west:
Design DotProduct, start of the top module:
module DotProduct(  
  input         clock,  
  input  [7:0]  io_a_0,
  input  [7:0]  io_a_1,
  input  [7:0]  io_a_2,
  input  [7:0]  io_a_3,
  input  [7:0]  io_a_4,
  input  [7:0]  io_a_5,
  input  [7:0]  io_a_6,
  input  [7:0]  io_a_7,
  input  [7:0]  io_a_8,
  input  [7:0]  io_a_9,
  input  [7:0]  io_a_10,
  input  [7:0]  io_a_11,
  input  [7:0]  io_a_12,
  input  [7:0]  io_a_13,
  input  [7:0]  io_a_14,
  input  [7:0]  io_a_15,
  input  [7:0]  io_b_0,  
  input  [7:0]  io_b_1,  
  input  [7:0]  io_b_2,  
  input  [7:0]  io_b_3,  
  input  [7:0]  io_b_4,  
  input  [7:0]  io_b_5,  
  input  [7:0]  io_b_6,  
  input  [7:0]  io_b_7,  
  input  [7:0]  io_b_8,  
  input  [7:0]  io_b_9,  
  input  [7:0]  io_b_10,  
  input  [7:0]  io_b_11,  
  input  [7:0]  io_b_12,  
  input  [7:0]  io_b_13,  
  input  [7:0]  io_b_14,  
  input  [7:0]  io_b_15,  
  output [20:0] io_y  
);
  wire  m_0_clock;  
  wire [7:0] m_0_io_a;  
  wire [7:0] m_0_io_b;  
  wire [15:0] m_0_io_c;  
  wire [16:0] m_0_io_y;  
  wire  m_1_clock;  
  wire [7:0] m_1_io_a;  
  wire [7:0] m_1_io_b;  
  wire [15:0] m_1_io_c;  
  wire [16:0] m_1_io_y;  
  wire  m_2_clock;  
  wire [7:0] m_2_io_a;  
  wire [7:0] m_2_io_b;  
  ...
Size: roughly 9,700 cells after synthesis, ~760 flip-flops, ~73,000 um2 of cells after synthesis.
export LEC_CHECK = 0
export ABC_AREA = 1
export CAP_MARGIN = 30
export CORE_ASPECT_RATIO = 1.05
export CORE_MARGIN = 7
export CORE_UTILIZATION = 46
export CTS_CLUSTER_SIZE = 16
export GPL_TIMING_DRIVEN = 0
export MAX_ROUTING_LAYER = met4
export MIN_ROUTING_LAYER = met1
export SLEW_MARGIN = 40
export TNS_END_PERCENT = 95
create_clock -name core_clock -period 5.0 [get_ports {clock}]
run.sh (not shown) runs the stock make flow with config.mk's settings and CLKGATE_MAP_FILE=.
west completed; timing, DRC and antenna clean
[inputs] north vs west
Settings: CORE_UTILIZATION: 46 -> 72; TNS_END_PERCENT: 95 -> unset; SLEW_MARGIN: 40 -> 20; GPL_TIMING_DRIVEN: 0 -> unset; CTS_CLUSTER_SIZE: 16 -> unset; MIN_ROUTING_LAYER: met1 -> unset; CTS_CLUSTER_DIAMETER: unset -> 361; CORE_MARGIN: 7 -> 2; ABC_AREA: 1 -> unset; CORE_ASPECT_RATIO: 1.05 -> unset; the clock period (ns, I/O delays scaled along): 5.0 -> 3.79.
### Flow results
Of west and north, only north fails to finish with a clean layout.
north: all stages done; final checks FAILED (setup timing).
north falls short of west in least setup slack across all paths after layout.
Comparing west and north, overall power of the completed layout is lower on west.
Hold slack is higher on north
When the final numbers for west and north were put side by side, the largest vdd supply drop turned out to be greater in north.
north: portion of total power attributed to the clock network lower than west
west → north: number of standard-cell rows in the floorplan moved down; final-layout clock buffer total went down 13; final-layout setup total negative slack lower; later-pin clock latency in the skew report flat.
In the tables for west and north, combined area of all synthesized cells reads higher with west.

* * *

Setup of build 57:
DotProduct again, from the RTL that the note above started with.
clock: 3.79 ns
lec_check: 0
cap_margin: 30
core_margin: 2
core_utilization: 72
cts_cluster_diameter: 30
hold_slack_margin: 0.06
max_routing_layer: met4
slew_margin: 20
Build 57 | ERROR | global routing (5_1_grt)
Here is what was changed in the inputs of build 95 compared with build 57.
--- a/flow/config.mk
+++ b/flow/config.mk
@@ -9,6 +9,4 @@
 export CORE_MARGIN = 2
 export CORE_UTILIZATION = 72
-export CTS_CLUSTER_DIAMETER = 30
-export HOLD_SLACK_MARGIN = 0.06
-export MAX_ROUTING_LAYER = met4
-export SLEW_MARGIN = 20
+export GPL_TIMING_DRIVEN = 1
+export SLEW_MARGIN = 40
==> flow/constraint.sdc <==
create_clock -name core_clock -period 4.12 [get_ports {clock}]
set_input_delay 0.8240 -clock core_clock [delete_from_list [all_inputs] [get_ports {clock}]]
set_output_delay 0.8240 -clock core_clock [all_outputs]
set_load 0.01 [all_outputs]
None of the runs build 57 and build 95 ends with a clean layout.
[flow] build 95 | stages: complete | final checks: fail | reason: negative setup slack
Post-CTS resize count (build 95 over build 57): decrease, 427
Build 95 ends up with lower number of buffers added for setup after CTS than build 57 does.
Looking at global placer's final weighted congestion across build 57 and build 95, the one that comes out lower is build 95.
Input changes introduced in build 10 (baseline for comparison: build 95):
--- a/flow/config.mk
+++ b/flow/config.mk
@@ -6,7 +6,7 @@
 export NUM_CORES = 4
 export LEC_CHECK = 0
-export CAP_MARGIN = 30
+export CAP_MARGIN = 20
 export CORE_MARGIN = 2
 export CORE_UTILIZATION = 72
-export GPL_TIMING_DRIVEN = 1
-export SLEW_MARGIN = 40
+export CTS_CLUSTER_DIAMETER = 400
+export SLEW_MARGIN = 20
==> flow/constraint.sdc <==
create_clock -name core_clock -period 3.86 [get_ports {clock}]
set_input_delay 0.7720 -clock core_clock [delete_from_list [all_inputs] [get_ports {clock}]]
set_output_delay 0.7720 -clock core_clock [all_outputs]
set_load 0.01 [all_outputs]
Results
In build 10 the implementation ran to completion but is not tape-out ready, as the final checks report negative setup slack. Between build 95 and build 10, the cell count went up. Relative to build 95, the sequential power measured on build 10 has increased by a little under 10%. Taking build 95 as the reference point, the part of the total power dissipated in the clock network of build 10 falls by 0.9 points. In build 10 relative to build 95, weighted congestion reported at the end of routability-driven placement had gone up slightly. Level count of the clock H-tree: build 10 vs build 95 — no meaningful difference. Summary of build 10 over build 95: total power has increased; pin count of the biggest net entering global routing went down by 1. Changes observed in build 10 relative to build 95: mean routed wirelength per cell +about 14%, via count picked up an extra about 7%.
Input-level comparison between build 13 and build 10:
--- a/flow/config.mk
+++ b/flow/config.mk
@@ -7,6 +7,9 @@
 export LEC_CHECK = 0
 export CAP_MARGIN = 20
+export CORE_ASPECT_RATIO = 0.71
 export CORE_MARGIN = 2
 export CORE_UTILIZATION = 72
-export CTS_CLUSTER_DIAMETER = 400
+export HOLD_SLACK_MARGIN = -0.09
+export MAX_ROUTING_LAYER = met4
+export SETUP_SLACK_MARGIN = -0.22
 export SLEW_MARGIN = 20
Results
- As far as clock-pin transition on the worst setup and hold timing paths is concerned, build 13 and build 10 perform about the same.
- Build 13 completed end to end; final checks failed (negative setup slack).
- What the final checks of build 10 revealed, after a flow that finished every stage, was a layout that fails on negative setup slack.
- Comparing build 10 and build 13, the higher detailed-router iteration count before antenna repair is on build 10.
- Final cell count without fillers ended up 0.96% higher on build 13 than on build 10.
- Relative to build 10, the number of cells on the worst reg-to-reg path of build 13 is lower by 5.
- The final reports for build 13 and build 10 show share of cell area taken by multi-input logic gates lower in the former.
- Compared with build 10, in build 13 shortest period the worst path allows went up 0.24 ns, worst hold slack went up 0.012 ns.
- In the reports for build 10 and build 13, the larger setup slack after placement belongs to build 10.
- Instance count on the critical path: build 13 < build 10
- Summary — first-iteration DRC count, build 13 relative to build 10: higher, by about 22%.
- Est. power | build 13 vs build 10 | build 13 lower
Here is what was changed in the inputs of build 67 compared with build 13.
--- a/flow/config.mk
+++ b/flow/config.mk
@@ -7,9 +7,5 @@
 export LEC_CHECK = 0
 export CAP_MARGIN = 20
-export CORE_ASPECT_RATIO = 0.71
 export CORE_MARGIN = 2
-export CORE_UTILIZATION = 72
-export HOLD_SLACK_MARGIN = -0.09
-export MAX_ROUTING_LAYER = met4
-export SETUP_SLACK_MARGIN = -0.22
+export CORE_UTILIZATION = 40
 export SLEW_MARGIN = 20
==> flow/constraint.sdc <==
create_clock -name core_clock -period 5.0 [get_ports {clock}]
set_input_delay 1.0000 -clock core_clock [delete_from_list [all_inputs] [get_ports {clock}]]
set_output_delay 1.0000 -clock core_clock [all_outputs]
set_load 0.01 [all_outputs]
[summary]
- Build 67 completed; timing, DRC and antenna clean
- Summary of the comparison: clock-buffer cell count is higher in build 67, relative to build 13.
- Delta (build 67 minus build 13): via count of the first global-routing pass down 9194, endpoint arrival time on the critical path down 1.45 ns.
- Build 13 → build 67: global-route usage over all layers dropped 21 points; via count lower; proportion of power drawn by the clock network picked up an extra 3.8 points; pin slew with the least headroom to its limit saw a decrease.
- ~same delay contributed by the slowest stage of the critical path in build 13 and build 67
- In the metrics for build 13 and build 67, the one carrying the lower combinational group share of total power is build 67.
- Going from build 13 to build 67, first-iteration DRC count shrank by about 66%; headroom to the max-slew limit grew by 6.1 points.

* * *

DotProduct again, from the RTL that the note above started with.
==> flow/config.mk <==
export PLATFORM = sky130hd
export DESIGN_NAME = DotProduct
export DESIGN_NICKNAME = DotProduct
export VERILOG_FILES = /design/flow/design.v
export SDC_FILE = /design/flow/constraint.sdc
export NUM_CORES = 4
export LEC_CHECK = 0
export CAP_MARGIN = 30
export CORE_MARGIN = 2
export CORE_UTILIZATION = 72
export CTS_CLUSTER_DIAMETER = 381
export MAX_ROUTING_LAYER = met4
export SLEW_MARGIN = 20
==> flow/constraint.sdc <==
create_clock -name core_clock -period 3.79 [get_ports {clock}]
set_input_delay 0.7580 -clock core_clock [delete_from_list [all_inputs] [get_ports {clock}]]
set_output_delay 0.7580 -clock core_clock [all_outputs]
set_load 0.01 [all_outputs]
The baseline produced a layout that fails on setup timing.
Next try:
Settings changed: CTS_CLUSTER_DIAMETER 381 to default, GPL_TIMING_DRIVEN from default to 1, SLEW_MARGIN 20 to 10.
Clock period 3.79 ns to 3.77 ns, I/O delays scaled along.
Result: The changed run finished but fails on setup timing; power went up by 2.5%; via count went up by 1.8%; die size is unchanged; cell area hardly moves.
Next try:
Settings changed: CAP_MARGIN 30 to 5, PLACE_DENSITY from default to 0.65, SLEW_MARGIN 10 to 40.
Outcome:
- The new run ran to the end with violations: setup timing
- power stays the same
- non-clock buffer count does not change
- flip-flop count does not change
- critical path depth stays the same
- sequential share of layout area is unchanged
- hold slack is unchanged
- sequential power is about the same
- wire length does not change
- fmax is unchanged
Next try:
Settings changed: CAP_MARGIN 5 to 30, CTS_CLUSTER_DIAMETER from default to 29, GPL_TIMING_DRIVEN 1 to default, PLACE_DENSITY 0.65 to default, SLEW_MARGIN 40 to 20.
Clock period 3.77 ns to 3.79 ns, I/O delays scaled along.
What happened: With this change the flow did not get past global routing; synthesized cell count stays the same; area after synthesis stays the same; die size is unchanged.

* * *

DotProduct again, from the RTL that the note above started with.
clock: 4.08 ns
lec_check: 0
cap_margin: 30
core_margin: 2
core_utilization: 72
hold_slack_margin: 0.29
max_routing_layer: met4
setup_slack_margin: 0.33
slew_margin: 20
The starting point produced a layout that fails on setup timing.
Rerun with:
Settings changed: CAP_MARGIN 30 to 15, HOLD_SLACK_MARGIN 0.29 to not set, MAX_ROUTING_LAYER met4 to not set, SETUP_SLACK_MARGIN 0.33 to not set.
Clock period 4.08 ns to 2.75 ns, I/O delays scaled along.
=>
- Now the flow ended with an error in global routing
- synthesized area does not change
- synthesized cell count does not change
- die size stays the same
Rerun with:
Settings changed: ABC_AREA set to 1, CTS_CLUSTER_SIZE set to 100.
Clock period 2.75 ns to 2.47 ns, I/O delays scaled along.
=> The changed run ended with an error in global routing on GRT-0116. Synthesized area climbs by 10%. Die size climbs by 10%. Synthesized cell count climbs by 41%.
Rerun with:
Settings changed: ABC_AREA 1 to not set, CAP_MARGIN 15 to 20, CORE_UTILIZATION 72 to 62, CTS_CLUSTER_SIZE 100 to not set.
Clock period 2.47 ns to 5.22 ns, I/O delays scaled along.
Outcome:
- The changed run produced a clean layout
- synthesized area fell by roughly a tenth
- die area increases by a few percent
- synthesized cell count goes down by a quarter to a third
Rerun with:
Settings changed: CORE_UTILIZATION 62 to 71, SETUP_SLACK_MARGIN set to -0.26.
Clock period 5.22 ns to 3.21 ns, I/O delays scaled along.
Result: Now the flow ran to the end with violations: setup timing. Die size shrinks by roughly a tenth. Wire length grows by well over a third. Design area grows by about a fifth. Via count grows by a quarter to a third. Critical path depth grows by 7.

* * *

== v52 ==
Starting RTL as in the previous note.
clock: 2.47 ns
lec_check: 0
abc_area: 1
cap_margin: 15
core_margin: 2
core_utilization: 72
cts_cluster_diameter: 394
cts_cluster_size: 100
setup_slack_margin: 0.49
slew_margin: 20
As the logs show, v52 stopped at global routing (5_1_grt) after a tool error, so it never reached the end of the flow.
Edits applied to the flow inputs when going from v52 to v55:
- CAP_MARGIN now 20, was 15
- CTS_CLUSTER_DIAMETER no longer set, was 394
- SETUP_SLACK_MARGIN no longer set, was 0.49
- ABC_AREA no longer set, was 1
- CTS_CLUSTER_SIZE no longer set, was 100
- CORE_UTILIZATION now 21, was 72
- the clock period (ns, I/O delays scaled along) now 4.77, was 2.47
### Flow results
- v55 | stages: all done | timing, DRC, antenna: all pass
- As of v55, number of standard cells after synthesis had fallen by more than a quarter compared to v52.
- Sort v55 and v52 by starting utilization of the core area desc -> top: v52
- [compare] base=v52 new=v55: level count of the clock H-tree went up 2, width of the die went up 75%, synthesized netlist net count went down 2819.
[inputs] v8 vs v55
- CORE_UTILIZATION now 72, was 21
- MAX_ROUTING_LAYER now met4, previously not set
- HOLD_SLACK_MARGIN now -0.09, previously not set
- the clock period (ns, I/O delays scaled along) now 4.08, was 4.77
--- outcome ---
What the final checks of v8 revealed, after a flow that finished every stage, was a layout that fails on setup timing. The final layout from v55, which completed every stage, passed the timing, DRC and antenna checks at the end of the flow. Number of maximum-capacitance constraint violations: v8 vs v55 identical. In the tables for v8 and v55, clock share of power reads higher with v55. Worst-path cell with the longest stage delay: clkdlybuf4s50_1 -> v55, fa_1 -> v8. Diff v55 -> v8: fraction of met1 tracks used by global routing increased by 28 points relative to the old numbers; number of instances resized during post-cts repair saw an increase; multi-input combinational area share went up; total cell area at the placement stage now sits higher; final design instance area without fill increased by 5.7% relative to the old numbers. Taking v8 over v55, the via count of the first global-routing pass ratio works out to 1.17. v55 ended up with io_y[12] as its end point of the critical path; v8 ended up with a_0_1.rA[12]. Against v55, post-route clock skew in v8 came out better. Taking v55 as the reference, in v8 final critical-path setup slack lost 0.62 ns; period utilization picked up an extra 14 points.
Here is what was changed in the inputs of v15 compared with v8.
- CAP_MARGIN: 20 -> 10
- SETUP_SLACK_MARGIN: unset -> 1.19
- CTS_CLUSTER_DIAMETER: unset -> 29
Notes after the runs:
STATUS run=v15 STAGES=ALL_DONE FINAL_CHECKS=FAILED CAUSE=setup timing
Nothing crashed in v8 and all stages finished; the problem is that the final layout failed, the offending checks being setup timing.
Clock network fraction of design power: lower on v8
Register-to-register slack, v8 and v15: higher on v8
Area added between synthesis and finish (higher): v15
Number of buffers other than clock buffers in the final layout: lower on v15

* * *

## willow
DotProduct again, from the RTL that the note above started with.
Settings: LEC_CHECK=0, CAP_MARGIN=20, CORE_MARGIN=2, CORE_UTILIZATION=72, CTS_CLUSTER_DIAMETER=42, PLACE_DENSITY_LB_ADDON=0.2, SETUP_SLACK_MARGIN=0.63, SLEW_MARGIN=20; clock period 4.24 ns.
The layout from willow, despite a flow that completed every stage, fails the layout checks, with the failing checks listed as negative setup slack.
Here is what was changed in the inputs of maple compared with willow.
- CTS_CLUSTER_DIAMETER removed (was 42)
- CORE_UTILIZATION changed from 72 to 71
- the clock period (ns, I/O delays scaled along) changed from 4.24 to 4.61
Findings:
- Higher data required time at the worst endpoint goes to maple over willow.
- Number of antenna violations at the first check in global routing in maple is 3 lower than in willow
- On routed wire length on met2, the lower figure sits with maple, not willow.
- Of maple and willow, the run reporting the higher worst reg-to-reg path cell count was willow.
- Measured against each other, maple and willow differ in number of nets in the layout, the higher figure coming from willow.
- Higher number of fillers in the final layout goes to maple over willow.
- Post-layout period usage of the worst path was higher in willow than in maple.
- Final non-filler cell total essentially unchanged between willow and maple.
- Sum of routed wire length over all layers (lower): maple
- maple completed; timing, DRC and antenna clean
- To summarise willow: no stage aborted, but the layout did not pass its checks, failing on negative setup slack.
- NOTE: number of cell rows in maple exceeds that of willow
> inputs changed (maple -> umber)
- PLACE_DENSITY_LB_ADDON removed (was 0.2)
- SETUP_SLACK_MARGIN removed (was 0.63)
- MAX_ROUTING_LAYER newly set to met4
- CORE_UTILIZATION changed from 71 to 69
- the clock period (ns, I/O delays scaled along) changed from 4.61 to 4.11
Findings:
From the logs: umber reached the end of the flow and failed the layout checks with negative setup slack.
Taking maple as the reference point, the met1 global-route usage of umber rises by 1.1 points.
Looking at standby leakage power, umber sits 6.5% above maple.
Across both runs, required time at the endpoint of the critical path was lower for umber than for maple.
Delay contributed by the slowest stage of the critical path up 0.03 ns in umber wrt maple
umber vs. maple: cell area increased by 4.7% relative to the old numbers; non-clock buffer count increased by 511 relative to the old numbers; routed wire length increased by about 1.6% relative to the old numbers; final critical path time including I/O delays and setup increased by 0.13 ns relative to the old numbers.
Min global-route usage across maple and umber: maple
Between maple and umber, count of routing violations after the opening detailed-route iteration decreased.
Modified inputs, indigo compared to umber
- clearing MAX_ROUTING_LAYER, which used to be met4
- swapping 69 for 71 in CORE_UTILIZATION
- putting SETUP_SLACK_MARGIN at -0.24 where nothing was set
- swapping 4.11 for 3.21 in the clock period (ns, I/O delays scaled along)
- Every stage of indigo finished as expected; the final checks, on the other hand, flagged negative setup slack, which means the layout fails.
- Looking at class of the worst hold path, the flop to flop result is from umber; the primary input to flop one comes from indigo.
- Met1 layer wirelength in the final routing, indigo and umber: lower on umber
- In indigo the routed wire length turned out 18% higher than in umber.
- Compared indigo vs umber, and register-to-register slack is down in indigo.
- In indigo relative to umber, total chip power had gone up by more than a quarter.
- Re share of the cycle needed by the critical path after routing: umber was lower than indigo.
- Per the comparison of indigo with umber, delay of the slowest cell on the worst path barely changed; via count went up 3469.
- In indigo, the combinational cell fraction of total power came out 2.2 points above the value in umber.
- Delta (indigo minus umber): final area went up by 2.4%, number of global-route vias before repair saw an increase, worst setup slack fell by 0.97 ns.
No activity file was given, so power comes from the tool's default toggle rates.
